==> inputs of v24 <==
==> flow/design.v <==
module ALU(
    input [31:0] A, B,
    input [2:0] ALUControl,
    output Carry, OverFlow, Zero, Negative,
    output [31:0] Result
);
    wire [31:0] B_inv;
    wire [32:0] Sum_result;
    wire is_sub;
    assign is_sub = (ALUControl == 3'b001);
    assign B_inv = is_sub ? ~B : B;
    assign Sum_result = A + B_inv + is_sub;
    reg [31:0] Result_reg;
    reg Cout_reg, OverFlow_reg;
    always @(*) begin
        Result_reg = 32'h0;
        Cout_reg = 1'b0;
        OverFlow_reg = 1'b0;
        case (ALUControl)
            3'b000: begin  
                Result_reg = Sum_result[31:0];
                Cout_reg = Sum_result[32];
                OverFlow_reg = (A[31] == B[31]) && (Result_reg[31] != A[31]);
            end
            3'b001: begin  
                Result_reg = Sum_result[31:0];
                Cout_reg = Sum_result[32];
                OverFlow_reg = (A[31] != B[31]) && (Result_reg[31] != A[31]);
            end
            3'b010: Result_reg = A & B;    
            3'b011: Result_reg = A | B;    
            3'b100: Result_reg = A ^ B;    
            3'b101: Result_reg = ($signed(A) < $signed(B)) ? 32'b1 : 32'b0;  
            3'b110: Result_reg = A << B[4:0];  
            3'b111: Result_reg = A >> B[4:0];  
            default: Result_reg = 32'h0;
        endcase
    end
    assign Result   = Result_reg;
    assign Zero     = (Result_reg == 32'b0);
    assign Negative = Result_reg[31];
    assign Carry    = Cout_reg;
    assign OverFlow = OverFlow_reg;
endmodule
`timescale 1ns / 1ps
module ALU_ft (
    input              clk,
    input              rst,
    input      [31:0]  A,
    input      [31:0]  B,
    input      [2:0]   ALUControl,
    output reg [31:0]  Result,
    output reg         Zero,
    output reg         Carry,
    output reg         OverFlow,
    output reg         Negative,
    output reg         fault_detected_out
);
    wire [31:0] alu_res;
    wire alu_z, alu_c, alu_v, alu_n;
    ALU u_alu (
        .A(A),
        .B(B),
        .ALUControl(ALUControl),
        .Result(alu_res),
        .Zero(alu_z),
        .Carry(alu_c),
        .OverFlow(alu_v),
        .Negative(alu_n)
    );
    reg [31:0] res_t1;
    reg [31:0] res_t2;
    localparam STAGE1 = 2'b00;
    localparam STAGE2 = 2'b01;
    localparam STAGE3 = 2'b10;
    reg [1:0] state;
    always @(posedge clk or negedge rst) begin
        if (!rst) begin
            state              <= STAGE1;
            fault_detected_out <= 1'b0;
            res_t1             <= 32'b0;
            res_t2             <= 32'b0;
            Result             <= 32'b0;
            Zero               <= 1'b0;
            Carry              <= 1'b0;
            OverFlow           <= 1'b0;
            Negative           <= 1'b0;
        end
        else begin
            case (state)
                STAGE1: begin
                    res_t1 <= alu_res;           
                    fault_detected_out <= 1'b0;
                    state <= STAGE2;
                end
                STAGE2: begin
                    res_t2 <= alu_res;           
                    if (res_t2 == res_t1) begin
                        Result   <= alu_res;
                        Zero     <= alu_z;
                        Carry    <= alu_c;
                        OverFlow <= alu_v;
                        Negative <= alu_n;
                        state    <= STAGE1;
                    end
                    else begin
                        fault_detected_out <= 1'b1;
                        state <= STAGE3;
                    end
                end
                STAGE3: begin
                    Result   <= alu_res;
                    Zero     <= alu_z;
                    Carry    <= alu_c;
                    OverFlow <= alu_v;
                    Negative <= alu_n;
                    state <= STAGE1;
                end
            endcase
        end
    end
endmodule
==> flow/run.sh <==
#!/bin/bash
# the make line also repeats each setting of config.mk as NAME=value (left out here)
make -C /OpenROAD-flow-scripts/flow DESIGN_CONFIG=/design/flow/config.mk WORK_HOME=/design/flow/orfs CLKGATE_MAP_FILE= finish
==> flow/config.mk <==
export PLATFORM = sky130hd
export DESIGN_NAME = ALU_ft
export DESIGN_NICKNAME = ALU_ft
export VERILOG_FILES = /design/flow/design.v
export SDC_FILE = /design/flow/constraint.sdc
export NUM_CORES = 4
export LEC_CHECK = 0
export ABC_AREA = 1
export CAP_MARGIN = 20
export CORE_MARGIN = 5
export CORE_UTILIZATION = 40
export CTS_CLUSTER_SIZE = 35
export GPL_ROUTABILITY_DRIVEN = 0
export GPL_TIMING_DRIVEN = 0
export MAX_ROUTING_LAYER = met5
export MIN_ROUTING_LAYER = met1
export PLACE_DENSITY_LB_ADDON = 0.1
export SLEW_MARGIN = 40
==> flow/constraint.sdc <==
create_clock -name core_clock -period 4.71 [get_ports {clk}]
set_input_delay 0.9420 -clock core_clock [delete_from_list [all_inputs] [get_ports {clk}]]
set_output_delay 0.9420 -clock core_clock [all_outputs]
set_load 0.01 [all_outputs]
==> v15: changes against v24 <==
Settings changed: ABC_AREA 1 to unset, CORE_MARGIN 5 to 2, CORE_UTILIZATION 40 to 66, CTS_CLUSTER_DIAMETER set to 213, CTS_CLUSTER_SIZE 35 to unset, GPL_ROUTABILITY_DRIVEN 0 to unset, GPL_TIMING_DRIVEN 0 to unset, MAX_ROUTING_LAYER met5 to unset, MIN_ROUTING_LAYER met1 to unset, PLACE_DENSITY_LB_ADDON 0.1 to unset, SLEW_MARGIN 40 to 20, TNS_END_PERCENT set to 5.
==> flow/constraint.sdc (replaced) <==
create_clock -name core_clock -period 4.87 [get_ports {clk}]
set_input_delay 0.9740 -clock core_clock [delete_from_list [all_inputs] [get_ports {clk}]]
set_output_delay 0.9740 -clock core_clock [all_outputs]
set_load 0.01 [all_outputs]
==> v38: changes against v24 <==
Settings changed: ABC_AREA 1 to unset, CAP_MARGIN 20 to 30, CORE_MARGIN 5 to 2, CORE_UTILIZATION 40 to 63, CTS_CLUSTER_DIAMETER set to 332, CTS_CLUSTER_SIZE 35 to 100, GPL_ROUTABILITY_DRIVEN 0 to unset, GPL_TIMING_DRIVEN 0 to unset, MAX_ROUTING_LAYER met5 to unset, MIN_ROUTING_LAYER met1 to unset, PLACE_DENSITY_LB_ADDON 0.1 to unset, SLEW_MARGIN 40 to 30.
==> flow/constraint.sdc (replaced) <==
create_clock -name core_clock -period 6.0 [get_ports {clk}]
set_input_delay 1.2000 -clock core_clock [delete_from_list [all_inputs] [get_ports {clk}]]
set_output_delay 1.2000 -clock core_clock [all_outputs]
set_load 0.01 [all_outputs]
==> v26: changes against v24 <==
Settings changed: CAP_MARGIN 20 to 30, CORE_MARGIN 5 to 2, CORE_UTILIZATION 40 to 60, CTS_CLUSTER_DIAMETER set to 298, CTS_CLUSTER_SIZE 35 to 100, GPL_ROUTABILITY_DRIVEN 0 to unset, GPL_TIMING_DRIVEN 0 to unset, MAX_ROUTING_LAYER met5 to unset, MIN_ROUTING_LAYER met1 to unset, PLACE_DENSITY set to 0.37, PLACE_DENSITY_LB_ADDON 0.1 to unset, SLEW_MARGIN 40 to 30, TNS_END_PERCENT set to 10.
==> flow/constraint.sdc (replaced) <==
create_clock -name core_clock -period 3.31 [get_ports {clk}]
set_input_delay 0.6620 -clock core_clock [delete_from_list [all_inputs] [get_ports {clk}]]
set_output_delay 0.6620 -clock core_clock [all_outputs]
set_load 0.01 [all_outputs]
==> results <==
v15 produced a layout that fails on setup timing. v24 finished clean. v26 produced a layout that fails on setup timing. v38 finished clean. Clock power: v38 < v24 < v15 < v26. Power: v26 > v15 > v24 > v38. Of v38 and v26, v26 has the higher synthesized cell count (gap 23%, measured against v26). In v24 the global-route usage is lower than in v26, by 17 points. In v24 the non-clock buffer count is lower than in v38, by 1. In sequential cell count, v26 and v15 do not differ. Between v38 and v24, the lower area after synthesis is in v24 (gap about 4%, measured against v24). Cell area is about the same in v15 and v26.
No activity file was given, so power comes from the tool's default toggle rates.
